Setup of violet:
// cpu_pl
module  cpu_pl (
  input clk,
  input rst,
  output [7:0] imem_addr,
  input [31:0] imem_data,
  output [7:0] mem_req_addr,
  output mem_req_rw,
  output mem_req_valid,
  output [127:0] mem_data_write,
  input [127:0] mem_data_read,
  input mem_ready,
  output [7:0] io_addr,
  output [31:0] io_dout,
  output io_we,
  input [31:0] io_din
);
wire [31:0] pc, pcd, ir, pcin, pce, a, b, imm, ctrl, y, bm, ctrlm, yw, mdr, ctrlw;
wire [4:0] rd, rdm, rdw;
wire wait_stop; 
wire [31:0]hit_nouse0,nouse1,nouse2,nouse3,nouse4,nouse5,nouse6;
wire [31:0]ir0,pc4;
wire [31:0]pcsrc; 
reg [1:0]pcsel;
wire stop,rst_IF_ID;
wire[31:0]pc4d;
wire [31:0]brpc_update,prepc_update,pcout,pcin0,pc_error0,pc_error1,pc_jalr;
wire is_br_jal;
wire really,hit;
BHT BHT_jump(clk,rst,pc,brpc_update,prepc_update,is_br_jal,really,pcout,hit);
assign brpc_update = pce;
assign prepc_update = pcsrc;
assign is_br_jal = ctrl[8]|ctrl[9]|ctrl[11];
mux2 pcmux(pc4,pcout,hit,pcin0);
mux4 pcmux1(pcin0,pc_error0,pc_error1,pc_jalr,pcsel,pcin);
PCregister PC(pcin,clk,rst,stop|wait_stop,pc);
add pcadd(pc,32'b0100,pc4);
assign imem_addr = pc[9:2];
assign ir0 = imem_data;
SegmentRegister IF_ID({hit,31'b0,pc,pc4,32'b0,32'b0,ir0,32'b0},clk,rst_IF_ID,stop|wait_stop,rst,hit_nouse0,pcd,pc4d,nouse1,nouse2,ir,nouse3);
wire RegWrite,rst_ID_EX,rst_ID_EX0,rst_ID_EX1;
wire [31:0]wd,rd1,rd2,immd,ctrld,pc4e,ire;
wire [31:0]rs2_or_imm,alunum1,alunum2,aluresult,irm,irw,rs1_or_pc;
wire [31:0]rf_nouse;
register registerfile(clk,RegWrite,rdw,5'b0,ir[19:15],ir[24:20],wd,rf_nouse,rd1,rd2);
Imm Immnumber(ir,immd);
control Control(hit_nouse0[31],ir,ctrld);
SegmentRegister ID_EX(wait_stop ? {ctrl,pce,pc4e,alunum1,alunum2,ire,imm} : {ctrld,pcd,pc4d,rd1,rd2,ir,immd},
    clk,rst_ID_EX,1'b0,rst,ctrl,pce,pc4e,a,b,ire,imm);
assign rd=ire[11:7];
Hazard_Detection_Unit Hazard_Detection(ir[19:15],ir[24:20],ire[11:7],ctrl[13],stop,rst_ID_EX0);
wire [1:0]afwd,bfwd;
wire zero,less;
wire [31:0]pc4m;
wire jalr;
mux2 rd2_imm(alunum2,imm,ctrl[4],rs2_or_imm);
add addar(pce,imm,pcsrc);
mux3 fwda(a,y,wd,afwd,alunum1);
mux3 fwdb(b,y,wd,bfwd,alunum2);
  ...
Size in the first run: roughly 9,700 cells after synthesis, about 120,000 sq um of cells after synthesis.
clock: 9.56 ns
lec_check: 0
abc_area: 0
cap_margin: 10
cell_pad_in_sites_detail_placement: 2
cell_pad_in_sites_global_placement: 1
core_aspect_ratio: 1.08
core_margin: 7
core_utilization: 36
cts_cluster_size: 99
gpl_routability_driven: 1
gpl_timing_driven: 1
place_density: 0.7
slew_margin: 0
run.sh (not shown) runs the stock make flow with config.mk's settings and CLKGATE_MAP_FILE=.
Changes in willow relative to violet:
- swapping 7 for 2 in CORE_MARGIN
- clearing CELL_PAD_IN_SITES_GLOBAL_PLACEMENT, which used to be 1
- clearing CORE_ASPECT_RATIO, which used to be 1.08
- swapping 0 for 20 in SLEW_MARGIN
- clearing GPL_ROUTABILITY_DRIVEN, which used to be 1
- clearing CTS_CLUSTER_SIZE, which used to be 99
- swapping 36 for 58 in CORE_UTILIZATION
- clearing CELL_PAD_IN_SITES_DETAIL_PLACEMENT, which used to be 2
- clearing ABC_AREA, which used to be 0
- swapping 10 for 20 in CAP_MARGIN
- swapping 9.56 for 5.15 in the clock period (ns, I/O delays scaled along)
==> comparison <==
- Completing all stages was not enough for willow: its layout failed the final checks because of setup timing.
- Core utilization: lower on violet
- Compared with violet, willow is the more power-hungry design.
- | wire length | willow vs violet | better |
- [compare] base=violet new=willow: pre-CTS setup slack fell by 3.05 ns, internal power component rose by about 90%, worst setup slack fell by 2.74 ns.
Input-level comparison between maple and willow:
- CORE_UTILIZATION changed from 58 to 40
- GPL_TIMING_DRIVEN removed (was 1)
- PLACE_DENSITY removed (was 0.7)
- the clock period (ns, I/O delays scaled along) changed from 5.15 to 9.1
Results
maple reached the end of the flow, and the finished layout is clean on the timing, DRC and antenna checks. The placer congestion estimate in willow is 1.06 times that in maple. maple: growth of design area from synthesis to finish 3.4 points below willow. Between willow and maple, insertion delay of the later-clocked pin in the worst-skew pair decreased. Non-clock buffer count was lower in maple than in willow. On number of nets in the finished design: between willow and maple, it ends up lower for maple. NOTE: share of the clock period used by the worst path in maple falls short of that of willow. From willow to maple the numbers moved as follows: wire length went down 24,000 microns; design area decreased by about 3% relative to the old numbers; combinational power went down 51%; switching power summed over all nets has decreased; area fraction in and, or, nand and nor cells after synthesis closely matched the old numbers.
For nickel, these inputs were changed with respect to maple:
- changing the clock period (ns, I/O delays scaled along) from 9.1 to 12.6
## What came out
[compare] base=maple new=nickel: first-iteration detailed-routing DRC count shows no meaningful change; internal power of the cells shows a reduction of 30%; number of nets in the layout shows a reduction of 261.
On hold slack, maple tracks nickel almost exactly.
Of maple and nickel, the lower worst reg-to-reg setup slack belongs to maple.
maple → nickel: count of clock-buffer cells in the layout down 7; met2 layer usage reported by global route ~0 delta.
Re flip-flop count: no difference whatsoever between nickel and maple.
Via count was higher in maple than in nickel.
maple has higher area growth from synthesis to layout than nickel.
Final cell area: nickel below maple
Power figures rest on the tool's default switching activity, not on a simulated workload.
